## microprocessor
module microprocessor(clk, rst, outputPorts, inputPorts, imem_addr, imem_data, dmem_addr, dmem_we, dmem_wdata, dmem_rdata);
For scale: ~7,300 cells after synthesis, ~130 I/O pins, ~65,000 um^2 of cells after synthesis.
==> flow/config.mk <==
export PLATFORM = sky130hd
export DESIGN_NAME = microprocessor
export DESIGN_NICKNAME = microprocessor
export VERILOG_FILES = /design/flow/design.v
export SDC_FILE = /design/flow/constraint.sdc
export NUM_CORES = 4
export LEC_CHECK = 0
export ABC_AREA = 1
export CAP_MARGIN = 20
export CORE_MARGIN = 2
export CORE_UTILIZATION = 70
export CTS_CLUSTER_SIZE = 58
export SLEW_MARGIN = 20
==> flow/constraint.sdc <==
create_clock -name core_clock -period 2.79 [get_ports {clk}]
set_input_delay 0.5580 -clock core_clock [delete_from_list [all_inputs] [get_ports {clk}]]
set_output_delay 0.5580 -clock core_clock [all_outputs]
set_load 0.01 [all_outputs]
run.sh (not shown) runs the stock make flow with config.mk's settings and CLKGATE_MAP_FILE=.
The first run completed and failed the layout checks on negative setup slack.
Rerun with:
ABC_AREA = unset   (was 1)
CORE_UTILIZATION = 68   (was 70)
CTS_CLUSTER_SIZE = unset   (was 58)
PLACE_DENSITY = 0.66   (was unset)
TNS_END_PERCENT = 90   (was unset)
clock period = 4.87 ns   (was 2.79 ns; I/O delays follow)
Now the flow went through all stages and came out clean; synthesized area falls by about 3%; core utilization is lower by 8.2 points; sequential power goes down by about 43%; worst setup slack is better by 0.68 ns; non-clock buffer count drops by 503; total power decreases by about 50%; routed wire length drops by 20%; critical path depth fell by 13; cell area falls by 9.7%; hold slack improved by 0.14 ns.
Rerun with:
CELL_PAD_IN_SITES_GLOBAL_PLACEMENT = 3   (was unset)
CORE_UTILIZATION = 54   (was 68)
CTS_CLUSTER_DIAMETER = 371   (was unset)
MAX_ROUTING_LAYER = met4   (was unset)
PLACE_DENSITY = unset   (was 0.66)
SLEW_MARGIN = 35   (was 20)
TNS_END_PERCENT = unset   (was 90)
clock period = 4.95 ns   (was 4.87 ns; I/O delays follow)
What happened: Synthesized cell count is unchanged. Worst setup slack gets worse by 0.069 ns. Final area came out higher slightly. Power came out higher slightly. Core utilization came out lower by 14 points. Hold slack gets better by 0.0032 ns. Clock skew hardly moves. Global-route usage came out lower by 6.8 points.
Rerun with:
ABC_AREA = 0   (was unset)
CELL_PAD_IN_SITES_GLOBAL_PLACEMENT = unset   (was 3)
CORE_UTILIZATION = 70   (was 54)
CTS_CLUSTER_DIAMETER = unset   (was 371)
CTS_CLUSTER_SIZE = 58   (was unset)
MAX_ROUTING_LAYER = unset   (was met4)
SETUP_SLACK_MARGIN = 0.73   (was unset)
SLEW_MARGIN = 20   (was 35)
clock period = 2.79 ns   (was 4.95 ns; I/O delays follow)
What happened:
- Now the flow did not get past global routing on ODB-0269
- die size drops by about 23%
- synthesized cell count is unchanged
- synthesized area stays the same
Rerun with:
ABC_AREA = 1   (was 0)
HOLD_SLACK_MARGIN = 0.29   (was unset)
PLACE_DENSITY_LB_ADDON = 0.27   (was unset)
SETUP_SLACK_MARGIN = unset   (was 0.73)
Outcome: The new run produced a layout that fails on negative setup slack. Synthesized area grows by a few percent. Synthesized cell count grows by well over a third. Die size grows by a few percent.

microprocessor again, from the RTL that the note above started with.
make LEC_CHECK=0 ABC_AREA=1 CAP_MARGIN=25 CELL_PAD_IN_SITES_GLOBAL_PLACEMENT=3 CORE_MARGIN=2 CORE_UTILIZATION=54 CTS_CLUSTER_DIAMETER=371 CTS_CLUSTER_SIZE=73 MAX_ROUTING_LAYER=met4 SLEW_MARGIN=35 finish   # period 4.95 ns
The starting point aborted during 3_1_place_gp_skip_io (GPL-0301).
==> next run, changes <==
Settings changed: CAP_MARGIN 25 to 20, CELL_PAD_IN_SITES_GLOBAL_PLACEMENT 3 to not set, CORE_UTILIZATION 54 to 40, CTS_CLUSTER_DIAMETER 371 to not set, CTS_CLUSTER_SIZE 73 to not set, GPL_ROUTABILITY_DRIVEN set to 1, SLEW_MARGIN 35 to 20.
Clock period 4.95 ns to 6.0 ns, I/O delays scaled along.
The changed run completed without violations.
Die area went up by 35%.
Synthesized area does not change.
Synthesized cell count stays the same.
==> next run, changes <==
Settings changed: ABC_AREA 1 to not set, CORE_UTILIZATION 40 to 65, GPL_ROUTABILITY_DRIVEN 1 to not set, MAX_ROUTING_LAYER met4 to not set.
Clock period 6.0 ns to 2.61 ns, I/O delays scaled along.
Outcome:
- Now the flow completed, yet does not pass: setup timing
- power goes up by 130%
- wire length shrinks by 15%
- non-clock buffer count grows by 601
- register-to-register slack got worse by 2.9 ns
- clock-buffer cell count is lower by 13
- critical path depth is higher by 11
- cell count goes down by 29%
Power is estimated from default activity; no workload was simulated.
